## sd_encr_device
module sd_encr_device (
    input wire clk,                     
    input wire rst,                     
    input wire start,                   
    input wire rw_flag,                 
    output wire done,                   
    output wire sd_clk,
    output wire sd_cs_n,
    output wire sd_mosi,
    input  wire sd_miso,
    input wire key_rw,                  
    input wire key_sel,                 
    input wire [511:0] key_data_in,     
    output wire [511:0] key_data_out    
);
    wire sd_ready;
    wire sd_read_ready;
    wire sd_write_data_ready;
    wire [511:0] sd_data_in;
    wire [511:0] sd_data_out;
    reg xor_start;
    wire xor_done;
    wire [511:0] xor_sd_data_in;
    wire xor_sd_data_valid;
    wire xor_sd_ready;
    wire [511:0] xor_sd_data_out;
    wire reg_file_rw;
    wire reg_file_sel;
    wire [511:0] reg_file_data_out;
    reg sd_write_trigger;
    SD_Controller u_sd_controller (
        .clk              (clk),
        .rst_n            (~rst),
        .write_data       (sd_data_out),
        .write_data_ready (sd_write_data_ready),
        .read_data        (sd_data_in),
        .read_ready       (sd_read_ready),
        .ready            (sd_ready),
        .spi_clk          (sd_clk),
        .spi_cs_n         (sd_cs_n),
        .spi_mosi         (sd_mosi),
        .spi_miso         (sd_miso)
    );
  ...
Size in the first run: ~3800 flip-flops, about 1000 I/O pins, roughly 140000 µm² of cells after synthesis.
Settings: LEC_CHECK=0, ABC_AREA=0, CAP_MARGIN=20, CELL_PAD_IN_SITES_GLOBAL_PLACEMENT=0, CORE_MARGIN=2, CORE_UTILIZATION=72, CTS_CLUSTER_DIAMETER=40, CTS_CLUSTER_SIZE=57, MIN_ROUTING_LAYER=met1, PLACE_DENSITY_LB_ADDON=0.0, SETUP_SLACK_MARGIN=0.97, SLEW_MARGIN=20; clock period 3.91 ns.
run.sh (not shown) runs the stock make flow with config.mk's settings and CLKGATE_MAP_FILE=.
Then changed:
--- a/flow/config.mk
+++ b/flow/config.mk
@@ -17 +17 @@
-export SETUP_SLACK_MARGIN = 0.97
+export SETUP_SLACK_MARGIN = 1.12
This time the run reached the layout checks and failed them: max-capacitance violations, max-slew violations.
Final cell count rose by 1.1%.
Global-route usage stays the same.
Worst setup slack degrades by 0.21 ns.
Combinational power goes up by about 5%.
Total power rose by 0.42%.
Routed wire length came out higher by 4.3%.
Then changed:
--- a/flow/config.mk
+++ b/flow/config.mk
@@ -12 +12 @@
-export CORE_UTILIZATION = 72
+export CORE_UTILIZATION = 69
@@ -14 +14 @@
-export CTS_CLUSTER_SIZE = 57
+export CTS_CLUSTER_SIZE = 31
@@ -17 +17 @@
-export SETUP_SLACK_MARGIN = 1.12
+export SETUP_SLACK_MARGIN = 0.97
==> flow/constraint.sdc (replaced) <==
create_clock -name core_clock -period 4.28 [get_ports {clk}]
set_input_delay 0.8560 -clock core_clock [delete_from_list [all_inputs] [get_ports {clk}]]
set_output_delay 0.8560 -clock core_clock [all_outputs]
set_load 0.01 [all_outputs]
=> With this change the flow completed with no timing, DRC or antenna violations; routed wire length drops by about a fifth; register-to-register slack improved by 0.62 ns; count of clock-buffer cells in the layout is higher by 36.
Then changed:
==> flow/config.mk (replaced) <==
export PLATFORM = sky130hd
export DESIGN_NAME = sd_encr_device
export DESIGN_NICKNAME = sd_encr_device
export VERILOG_FILES = /design/flow/design.v
export SDC_FILE = /design/flow/constraint.sdc
export NUM_CORES = 4
export LEC_CHECK = 0
export CAP_MARGIN = 20
export CORE_MARGIN = 2
export CORE_UTILIZATION = 45
export PLACE_DENSITY_LB_ADDON = 0.2
export SLEW_MARGIN = 20
==> flow/constraint.sdc (replaced) <==
create_clock -name core_clock -period 7.04 [get_ports {clk}]
set_input_delay 1.4080 -clock core_clock [delete_from_list [all_inputs] [get_ports {clk}]]
set_output_delay 1.4080 -clock core_clock [all_outputs]
set_load 0.01 [all_outputs]
The new run passed the timing, design-rule and antenna checks; wire length hardly moves; via count went down by 5.8%; final cell count rises by 8.2%; register-to-register slack improves by 0.43 ns; design area came out lower by about 1.7%; die size grows by 53%; first-iteration DRC count falls by 26%; worst hold slack improved by 0.088 ns.

========
build 62:
Starting RTL as in the previous note.
clock: 10.0 ns
lec_check: 0
cap_margin: 40
cell_pad_in_sites_detail_placement: 2
core_margin: 2
core_utilization: 69
cts_cluster_size: 15
gpl_timing_driven: 0
max_routing_layer: met4
min_routing_layer: met1
place_density_lb_addon: 0.17
slew_margin: 25
tns_end_percent: 85
Status: build 62 FAILED at 3_5_place_dp (tool error)
> inputs changed (build 62 -> build 17)
==> flow/config.mk <==
export PLATFORM = sky130hd
export DESIGN_NAME = sd_encr_device
export DESIGN_NICKNAME = sd_encr_device
export VERILOG_FILES = /design/flow/design.v
export SDC_FILE = /design/flow/constraint.sdc
export NUM_CORES = 4
export LEC_CHECK = 0
export CAP_MARGIN = 20
export CORE_MARGIN = 2
export CORE_UTILIZATION = 58
export SETUP_SLACK_MARGIN = -0.57
export SLEW_MARGIN = 20
==> flow/constraint.sdc <==
create_clock -name core_clock -period 5.77 [get_ports {clk}]
set_input_delay 1.1540 -clock core_clock [delete_from_list [all_inputs] [get_ports {clk}]]
set_output_delay 1.1540 -clock core_clock [all_outputs]
set_load 0.01 [all_outputs]
==> comparison <==
- Build 17 did not stop at any stage, and its layout met the timing, design-rule and antenna checks.
- Floorplan die height on build 17 is up relative to build 62.
- Per the comparison of build 17 with build 62, row count went up by 9.0%; number of buffer cells added on primary ports about even; area of the core region increased 39,000 um^2; floorplan-stage core utilization decreased 11 points; final RePlAce weighted congestion went down.
- Compared to build 62, build 17 was floorplanned on a bigger die.
Inputs modified between build 17 and build 10:
--- a/flow/config.mk
+++ b/flow/config.mk
@@ -8,5 +8,7 @@
 export CAP_MARGIN = 20
 export CORE_MARGIN = 2
-export CORE_UTILIZATION = 58
-export SETUP_SLACK_MARGIN = -0.57
+export CORE_UTILIZATION = 72
+export CTS_CLUSTER_SIZE = 14
+export PLACE_DENSITY_LB_ADDON = 0.0
+export SETUP_SLACK_MARGIN = 1.12
 export SLEW_MARGIN = 20
==> flow/constraint.sdc <==
create_clock -name core_clock -period 3.92 [get_ports {clk}]
set_input_delay 0.7840 -clock core_clock [delete_from_list [all_inputs] [get_ports {clk}]]
set_output_delay 0.7840 -clock core_clock [all_outputs]
set_load 0.01 [all_outputs]
### Flow results
Of the two values seen for worst min-delay path category, in2reg was produced by build 10 and reg2reg by build 17. The launch point of the critical path comes out u_sd_controller.block_idx[0]$_DFFE_PP0P_ in one run and u_sd_controller.block_idx[4]$_DFFE_PP0P_ in the other, namely in build 17 and build 10 respectively. Of build 17 and build 10, build 10 shows the lower number of CTS-inserted buffers, with build 17 above it. Build 17 → build 10: number of antenna violations at the first check in global routing climbed about 11%, post-route fraction of the period consumed by the critical path dropped 2.5 points.
Modified inputs, build 83 compared to build 10
--- a/flow/config.mk
+++ b/flow/config.mk
@@ -7,8 +7,12 @@
 export LEC_CHECK = 0
 export CAP_MARGIN = 20
+export CORE_ASPECT_RATIO = 0.71
 export CORE_MARGIN = 2
 export CORE_UTILIZATION = 72
+export CTS_CLUSTER_DIAMETER = 381
 export CTS_CLUSTER_SIZE = 14
+export MAX_ROUTING_LAYER = met4
 export PLACE_DENSITY_LB_ADDON = 0.0
-export SETUP_SLACK_MARGIN = 1.12
+export SETUP_SLACK_MARGIN = 1.11
 export SLEW_MARGIN = 20
+export TNS_END_PERCENT = 5
==> flow/constraint.sdc <==
create_clock -name core_clock -period 3.91 [get_ports {clk}]
set_input_delay 0.7820 -clock core_clock [delete_from_list [all_inputs] [get_ports {clk}]]
set_output_delay 0.7820 -clock core_clock [all_outputs]
set_load 0.01 [all_outputs]
Findings:
- On count of vias placed by the detailed router: between build 83 and build 10, it ends up lower for build 83.
- sky130_fd_sc_hd__buf_4 as the slowest cell on the critical path was reported by build 83, and sky130_fd_sc_hd__or3_1 by build 10.
- When the final numbers for build 83 and build 10 were put side by side, the global-route total usage across every layer turned out to be greater in build 83.
- Build 10 → build 83: core utilization shows a reduction of 2.1 points; number of gates resized after CTS shows a reduction of about 16%; first-pass detailed-route iteration total shows an increase of 1; clock-buffer cell count shows a reduction of 9; final cell count shows a reduction of about 1%.

========
job 5026:
sd_encr_device again, from the RTL that the note above started with.
Design sd_encr_device, start of the top module:
module sd_encr_device (
    input wire clk,                     
    input wire rst,                     
    input wire start,                   
    input wire rw_flag,                 
    output wire done,                   
    output wire sd_clk,
    output wire sd_cs_n,
    output wire sd_mosi,
    input  wire sd_miso,
    input wire key_rw,                  
    input wire key_sel,                 
    input wire [511:0] key_data_in,     
    output wire [511:0] key_data_out    
);
    wire sd_ready;
    wire sd_read_ready;
    wire sd_write_data_ready;
    wire [511:0] sd_data_in;
    wire [511:0] sd_data_out;
    reg xor_start;
    wire xor_done;
    wire [511:0] xor_sd_data_in;
    wire xor_sd_data_valid;
    wire xor_sd_ready;
    wire [511:0] xor_sd_data_out;
    wire reg_file_rw;
    wire reg_file_sel;
    wire [511:0] reg_file_data_out;
    reg sd_write_trigger;
    SD_Controller u_sd_controller (
        .clk              (clk),
        .rst_n            (~rst),
        .write_data       (sd_data_out),
        .write_data_ready (sd_write_data_ready),
        .read_data        (sd_data_in),
        .read_ready       (sd_read_ready),
        .ready            (sd_ready),
        .spi_clk          (sd_clk),
        .spi_cs_n         (sd_cs_n),
        .spi_mosi         (sd_mosi),
        .spi_miso         (sd_miso)
    );
    xorEncr #(
        .DATA_WIDTH(512),
        .KEY_WIDTH(512)
    ) u_xor_encr (
        .clk              (clk),
        .rst              (rst),
        .start            (xor_start),
        .rw_flag          (rw_flag),
        .done             (xor_done),
        .sd_data_in       (xor_sd_data_in),
        .sd_data_out      (xor_sd_data_out),
        .sd_data_valid    (xor_sd_data_valid),
        .sd_ready         (xor_sd_ready),
        .reg_file_rw      (reg_file_rw),
        .reg_file_sel     (reg_file_sel),
        .reg_file_data_out(reg_file_data_out)
    );
    regfile_1024bit u_regfile (
        .clk        (clk),
        .rw         (key_rw | reg_file_rw),         
        .sel        (key_sel & ~reg_file_rw),       
        .data_in    (key_data_in),
        .data_out   (key_data_out)
    );
    assign reg_file_data_out = key_data_out;
    localparam T_IDLE        = 3'd0;
    localparam T_WAIT_SD     = 3'd1;
    localparam T_TRIGGER_XOR = 3'd2;
    localparam T_WAIT_XOR    = 3'd3;
  ...
==> flow/config.mk <==
export PLATFORM = sky130hd
export DESIGN_NAME = sd_encr_device
export DESIGN_NICKNAME = sd_encr_device
export VERILOG_FILES = /design/flow/design.v
export SDC_FILE = /design/flow/constraint.sdc
export NUM_CORES = 4
export LEC_CHECK = 0
export ABC_AREA = 1
export CAP_MARGIN = 20
export CORE_MARGIN = 7
export CORE_UTILIZATION = 39
export HOLD_SLACK_MARGIN = 0.09
export MIN_ROUTING_LAYER = met1
export PLACE_DENSITY_LB_ADDON = 0.12
export SETUP_SLACK_MARGIN = 2.57
export SLEW_MARGIN = 35
==> flow/constraint.sdc <==
create_clock -name core_clock -period 10.7 [get_ports {clk}]
set_input_delay 2.1400 -clock core_clock [delete_from_list [all_inputs] [get_ports {clk}]]
set_output_delay 2.1400 -clock core_clock [all_outputs]
set_load 0.01 [all_outputs]
diff inputs: job 5026 => job 6191
- PLACE_DENSITY_LB_ADDON no longer set, was 0.12
- CTS_CLUSTER_SIZE now 14, previously not set
- CORE_MARGIN now 2, was 7
- MIN_ROUTING_LAYER no longer set, was met1
- ABC_AREA no longer set, was 1
- SETUP_SLACK_MARGIN now 0.89, was 2.57
- SLEW_MARGIN now 20, was 35
- HOLD_SLACK_MARGIN no longer set, was 0.09
- CORE_UTILIZATION now 70, was 39
- the clock period (ns, I/O delays scaled along) now 3.91, was 10.7
--- outcome ---
Job 6191: done, clean on timing, DRC and antenna
[compare] base=job 5026 new=job 6191: multi-input combinational cell count shows a reduction of 37%, fraction of power spent switching nets shows a reduction of 0.99 points.
Going from job 5026 to job 6191, die size shrank by more than a quarter.
Job 5026 -> job 6191: clock-buffer cell count decreased by more than 10%
Total cell area reported by yosys after synthesis (job 6191 vs. job 5026) decreases by a little under 10%
Taking job 5026 as the reference, in job 6191 register fraction of the total cell area rose 3.8 points; total power went up by about 160%.
Against job 5026, job 6191 reports a non-clock buffer count that is higher.
The standard cells in job 6191 occupy less silicon area than those in job 5026 do.
Diff job 5026 -> job 6191 | cell leakage power | down by more than a quarter
Changes in job 7684 relative to job 6191:
- setting PLACE_DENSITY_LB_ADDON to 0.0 for the first time
- changing SETUP_SLACK_MARGIN from 0.89 to 1.11
- changing CORE_UTILIZATION from 70 to 72
Job 6191 → job 7684: final worst hold slack fell by 0.0061 ns; wire length of the first global-routing pass rose by 4.7%; flop count stayed essentially flat; length of routed met2 wiring rose by 16000 µm; layout overhead on the synthesized area rose by 0.75 points. Job 7684 vs. job 6191: count of filler cells inserted in the layout went down by 1664. Placed instance count ended up about 0.55% lower on job 7684 than on job 6191. ~same cell count in job 7684 and job 6191.
Inputs modified between job 7684 and job 6520:
- CTS_CLUSTER_DIAMETER newly set to 381
- CORE_ASPECT_RATIO newly set to 0.71
Notes after the runs:
Taking job 7684 as the reference, in job 6520 full die area shows no meaningful change; net count of the finished layout shows a reduction of 0.65%; combinational group power shows a reduction of about 5%; achievable frequency shows an increase of 9.4 MHz.
Going from job 7684 to job 6520, the register-to-register slack was found to have gone up by 0.11 ns.
As of job 6520, global-route wire length before repair had fallen by a few percent compared to job 7684.
Diff job 7684 -> job 6520: logic share of the area saw an increase; non-clock buffer count lost about 1.7%.
u_sd_controller.block_idx[0]$_DFFE_PP0P_ as the startpoint of the worst setup timing path was reported by job 6520, and u_sd_controller.block_idx[1]$_DFFE_PP0P_ by job 7684.
[job 6520] worst setup slack rose 0.11 ns relative to job 7684
Power share of the combinational group: job 6520 vs job 7684 — no meaningful difference
Power figures rest on the tool's default switching activity, not on a simulated workload.
